== run 1 ==
## top
module top(
    input           clk,
    input           rst,
    input           enable,
    input           mode,
    input           valid, 
    input   [4:0]   id,
    input   [3:0]   gridX,
    input   [3:0]   gridY,
	output 	[11:0]	gray_addr,
	output			gray_ren,
	input	[7:0]	gray_rdata,
    output  [11:0]  lbp_addr,
    output          lbp_wen,
	output			lbp_ren,
    input   [7:0]   lbp_rdata,
	output	[7:0] 	lbp_wdata,
	output	[24:0]	theta,
	output			theta_valid,
	input	[24:0]	cos_data,
	input			cos_valid,
	input	[24:0]	sin_data,
	input			sin_valid,
	output			lbp_finish,
    output  [7:0]   id_addr,
    output  [4:0]   id_wdata,
    output          id_wen,
    output          id_ren,
    input   [4:0]   id_rdata,
    output  [20:0]  hist_addr_train,
    output  [7:0]   hist_wdata_train,
    output          hist_wen_train,
    output          hist_ren_train,
    input   [7:0]   hist_rdata_train,
    output  [13:0]  hist_addr_predict,
    output  [7:0]   hist_wdata_predict,
    output          hist_wen_predict,
    output          hist_ren_predict,
    input   [7:0]   hist_rdata_predict,  
    output          hcu_finish,
    output          done,
    output  [4:0]   label,
    output  [17:0]  minDistance
);
For scale: about 13000 cells after synthesis, ~490 flip-flops, roughly 260 I/O pins, roughly 0.11 mm2 of cells after synthesis.
Settings: LEC_CHECK=0, ABC_AREA=0, CAP_MARGIN=20, CELL_PAD_IN_SITES_GLOBAL_PLACEMENT=0, CORE_ASPECT_RATIO=1.14, CORE_MARGIN=2, CORE_UTILIZATION=17, CTS_CLUSTER_DIAMETER=350, GPL_ROUTABILITY_DRIVEN=0, MAX_ROUTING_LAYER=met4, MIN_ROUTING_LAYER=met1, SLEW_MARGIN=10, TNS_END_PERCENT=50; clock period 17.7 ns.
run.sh (not shown) runs the stock make flow with config.mk's settings and CLKGATE_MAP_FILE=.
Relative to run 1, the following input files were edited for run 2:
- a change of ABC_AREA from 0 to 1
- a change of CELL_PAD_IN_SITES_GLOBAL_PLACEMENT from 0 to 2
- a change of CORE_UTILIZATION from 17 to 40
- a change of GPL_ROUTABILITY_DRIVEN from 0 to 1
## What came out
- Run 2 reached the final stage; the timing, DRC and antenna checks on its layout passed.
- Taking run 1 as the reference, in run 2 first-pass GRT wire length saw an increase; combinational fraction of design power saw a decrease; via count saw an increase; final setup slack of the worst path saw an increase; total power draw saw a decrease.
- Simple-gate portion of the synthesized area was lower in run 1 than in run 2.
> inputs changed (run 2 -> run 3)
- removing GPL_ROUTABILITY_DRIVEN (formerly 1)
- changing CORE_UTILIZATION from 40 to 29
- removing CELL_PAD_IN_SITES_GLOBAL_PLACEMENT (formerly 2)
- removing MAX_ROUTING_LAYER (formerly met4)
- removing CTS_CLUSTER_DIAMETER (formerly 350)
- removing TNS_END_PERCENT (formerly 50)
- removing MIN_ROUTING_LAYER (formerly met1)
- removing CORE_ASPECT_RATIO (formerly 1.14)
- changing SLEW_MARGIN from 10 to 20
- removing ABC_AREA (formerly 1)
- changing the clock period (ns, I/O delays scaled along) from 17.7 to 10.9
--- outcome ---
Across run 2 and run 3, the outcome is the same: a clean finish for every run. The run showing the smaller initial standard-cell utilization of the core is run 3. Wire length on met3 is lower on run 3. Multiplexer area fraction after synthesis ends up lower on run 2. Per the comparison of run 3 with run 2, die area shows an increase of 0.096 mm2, total power +65%, TritonCTS buffer count saw a decrease. Cell count: run 3 lower than run 2. Taking run 2 as 1.0, run 3 lands at 0.848 on synthesized instance count. Clock skew is lower on run 3. Changes observed in run 3 relative to run 2: sequential group share of total power went up; time the final worst path needs with I/O delays and setup dropped 590 ps.
diff inputs: run 3 => run 4
- CORE_UTILIZATION: 29 -> 40
### Flow results
- Count of plain and timing-repair buffers ended up 18 higher on run 4 than on run 3.
- Global-route wire length before repair, run 3 and run 4: lower on run 4
- Looking only at power share of the sequential group, and setting everything else aside, the higher value of run 3 and run 4 goes to run 4.
- NOTE final cell count run 3->run 4 decreased by a little under 10%
- Area added between synthesis and finish, run 3 and run 4: larger value in run 3
- Run 4: multi-input gate share of the layout cell area is 0.98 points higher than what run 3 reported.
- In terms of proportion of cell area spent on the clock network, run 3 and run 4 differ only marginally.

* * *

v48:
top again, from the RTL that the note above started with.
clock: 6.53 ns
lec_check: 0
cap_margin: 20
cell_pad_in_sites_detail_placement: 2
cell_pad_in_sites_global_placement: 2
core_margin: 10
core_utilization: 72
cts_cluster_size: 47
hold_slack_margin: -0.1
place_density: 0.84
setup_slack_margin: 1.7
slew_margin: 20
tns_end_percent: 60
v48 did not finish; the tool stopped in global placement without I/O (3_1_place_gp_skip_io) with error GPL-0301.
#### Input delta (v34 over v48)
# v48
export LEC_CHECK = 0
export CAP_MARGIN = 20
export CELL_PAD_IN_SITES_DETAIL_PLACEMENT = 2
export CELL_PAD_IN_SITES_GLOBAL_PLACEMENT = 2
export CORE_MARGIN = 10
export CORE_UTILIZATION = 72
export CTS_CLUSTER_SIZE = 47
export HOLD_SLACK_MARGIN = -0.1
export PLACE_DENSITY = 0.84
export SETUP_SLACK_MARGIN = 1.7
export SLEW_MARGIN = 20
export TNS_END_PERCENT = 60
create_clock -name core_clock -period 6.53 [get_ports {clk}]
# v34
export LEC_CHECK = 0
export CAP_MARGIN = 20
export CORE_MARGIN = 2
export CORE_UTILIZATION = 57
export SLEW_MARGIN = 20
create_clock -name core_clock -period 6.78 [get_ports {clk}]
## What came out
- Status v34: flow complete, layout not clean - negative setup slack
- Overall chip area of v34 exceeds that of v48 by more than 10%.
- As far as post-synthesis async set-or-reset flop share goes, v34 and v48 are indistinguishable; the numbers are identical.
- Looking at overall die height, v34 sits 7.9% higher than v48 does.
Inputs modified between v34 and v41:
# v34
export LEC_CHECK = 0
export CAP_MARGIN = 20
export CORE_MARGIN = 2
export CORE_UTILIZATION = 57
export SLEW_MARGIN = 20
create_clock -name core_clock -period 6.78 [get_ports {clk}]
# v41
export LEC_CHECK = 0
export CAP_MARGIN = 20
export CORE_MARGIN = 2
export CORE_UTILIZATION = 72
export SETUP_SLACK_MARGIN = 3.53
export SLEW_MARGIN = 20
create_clock -name core_clock -period 12.4 [get_ports {clk}]
## What came out
Status for v34 and v41: no clean run
From the logs: v41 reached the end of the flow and failed the layout checks with max-capacitance violations, max-slew violations.
[compare] base=v34 new=v41: overall global routing resource usage moved up, final standard cell utilization of the core increased 13 points.
Share of the final layout cell area in sequential cells delta for v41 relative to v34: 0.63 points higher
Tally of filler cells in the layout delta for v41 relative to v34: 37% lower
Setup WNS v34 -> v41: better
Changes in v4 relative to v41:
# v41
export LEC_CHECK = 0
export CAP_MARGIN = 20
export CORE_MARGIN = 2
export CORE_UTILIZATION = 72
export SETUP_SLACK_MARGIN = 3.53
export SLEW_MARGIN = 20
create_clock -name core_clock -period 12.4 [get_ports {clk}]
# v4
export LEC_CHECK = 0
export CAP_MARGIN = 20
export CORE_MARGIN = 2
export CORE_UTILIZATION = 72
export CTS_CLUSTER_SIZE = 16
export SLEW_MARGIN = 20
create_clock -name core_clock -period 7.69 [get_ports {clk}]
==> results <==
- [flow] v4 | stages: complete | final checks: fail | reason: negative setup slack
- Higher count of buffers added by post-CTS timing repair for setup was reported by v41, not v4.
- v41 ended up with M1.ty[0] as its critical path startpoint; v4 ended up with M1.tx[9].
- On setup slack: between v4 and v41, it ends up lower for v4.
- The switching component of the power in v4 sits 79% above the value recorded for v41.
- [compare] base=v41 new=v4: first-pass GRT wire length now sits higher; utilization went up.
Input-level comparison between v38 and v4:
# v4
export LEC_CHECK = 0
export CAP_MARGIN = 20
export CORE_MARGIN = 2
export CORE_UTILIZATION = 72
export CTS_CLUSTER_SIZE = 16
export SLEW_MARGIN = 20
create_clock -name core_clock -period 7.69 [get_ports {clk}]
# v38
export LEC_CHECK = 0
export CAP_MARGIN = 20
export CORE_MARGIN = 2
export CORE_UTILIZATION = 15
export SLEW_MARGIN = 20
create_clock -name core_clock -period 14.5 [get_ports {clk}]
[summary]
v38: full flow OK, the timing, DRC and antenna checks passed
Going from v4 to v38, switching power shrank by more than half.
Clock power (lower): v38
Compared with v4, v38 shows total number of vias that has gone down by more than 10%.
Of v38 and v4, v38 shows the lower power, with v4 above it.
Fmax ended up 0.022 GHz lower on v38 than on v4.
Input-level comparison between v33 and v38:
# v38
export LEC_CHECK = 0
export CAP_MARGIN = 20
export CORE_MARGIN = 2
export CORE_UTILIZATION = 15
export SLEW_MARGIN = 20
create_clock -name core_clock -period 14.5 [get_ports {clk}]
# v33
export LEC_CHECK = 0
export CAP_MARGIN = 20
export CORE_MARGIN = 2
export CORE_UTILIZATION = 72
export CTS_CLUSTER_SIZE = 36
export SETUP_SLACK_MARGIN = 3.53
export SLEW_MARGIN = 20
create_clock -name core_clock -period 12.4 [get_ports {clk}]
The flow for v33 finished, though final verification flagged max-capacitance violations, max-slew violations. Diff v38 -> v33 | design area | decrease of 4.2%. Per the comparison of v33 with v38, reported leakage power rose 0.0016 µW, synthesized area divided by synthesized cell count comparable, minimum setup slack in the final design shrank by 0.46 ns, relative area change from synthesis to final layout now sits lower, data arrival time of the critical path shows a reduction of 1.53 ns. Comparing instance area after placement for v33 and v38, the smaller number came from v33. v33 ended up with sky130_fd_sc_hd__nor4_1 as its slowest stage cell on the critical path; v38 ended up with sky130_fd_sc_hd__xor2_4. v33 vs v38 on share of total power consumed by net switching: v33 is the higher one. For v38, the capturing element of the worst setup path was M1.w[30], unlike v33, where it was M1.w[25].

* * *

Starting RTL as in the previous note.
export LEC_CHECK = 0
export CAP_MARGIN = 15
export CELL_PAD_IN_SITES_DETAIL_PLACEMENT = 0
export CELL_PAD_IN_SITES_GLOBAL_PLACEMENT = 0
export CORE_MARGIN = 2
export CORE_UTILIZATION = 72
export CTS_CLUSTER_DIAMETER = 114
export CTS_CLUSTER_SIZE = 14
export HOLD_SLACK_MARGIN = -0.08
export MAX_ROUTING_LAYER = met5
export SETUP_SLACK_MARGIN = 1.42
export SLEW_MARGIN = 20
export TNS_END_PERCENT = 40
create_clock -name core_clock -period 7.98 [get_ports {clk}]
The baseline completed, yet does not pass: negative setup slack.
==> next run, changes <==
==> flow/config.mk (replaced) <==
export PLATFORM = sky130hd
export DESIGN_NAME = top
export DESIGN_NICKNAME = top
export VERILOG_FILES = /design/flow/design.v
export SDC_FILE = /design/flow/constraint.sdc
export NUM_CORES = 4
export LEC_CHECK = 0
export CAP_MARGIN = 20
export CORE_MARGIN = 2
export CORE_UTILIZATION = 66
export SLEW_MARGIN = 20
==> flow/constraint.sdc (replaced) <==
create_clock -name core_clock -period 9.82 [get_ports {clk}]
set_input_delay 1.9640 -clock core_clock [delete_from_list [all_inputs] [get_ports {clk}]]
set_output_delay 1.9640 -clock core_clock [all_outputs]
set_load 0.01 [all_outputs]
This time the run finished clean.
Wire length fell by about 8%.
Maximum frequency fell by 4.2%.
Die size rose by 9.0%.
Total power fell by 31%.
Setup slack is better by 1400 ps.
Sequential share of layout area rose by 0.41 points.
Register-to-register slack is better by 1400 ps.
==> next run, changes <==
--- a/flow/config.mk
+++ b/flow/config.mk
@@ -8,4 +8,4 @@
 export CAP_MARGIN = 20
 export CORE_MARGIN = 2
-export CORE_UTILIZATION = 66
+export CORE_UTILIZATION = 40
 export SLEW_MARGIN = 20
==> flow/constraint.sdc (replaced) <==
create_clock -name core_clock -period 17.8 [get_ports {clk}]
set_input_delay 3.5600 -clock core_clock [delete_from_list [all_inputs] [get_ports {clk}]]
set_output_delay 3.5600 -clock core_clock [all_outputs]
set_load 0.01 [all_outputs]
=> The new run went through all stages and came out clean; design area stays flat; hold slack gains 51 ps; clock power fell by 47%; setup slack gains 5900 ps; clock skew rose by 4.4 ps; die size rose by 64%; total power fell by 46%; sequential power fell by 45%.
Power is estimated from default activity; no workload was simulated.
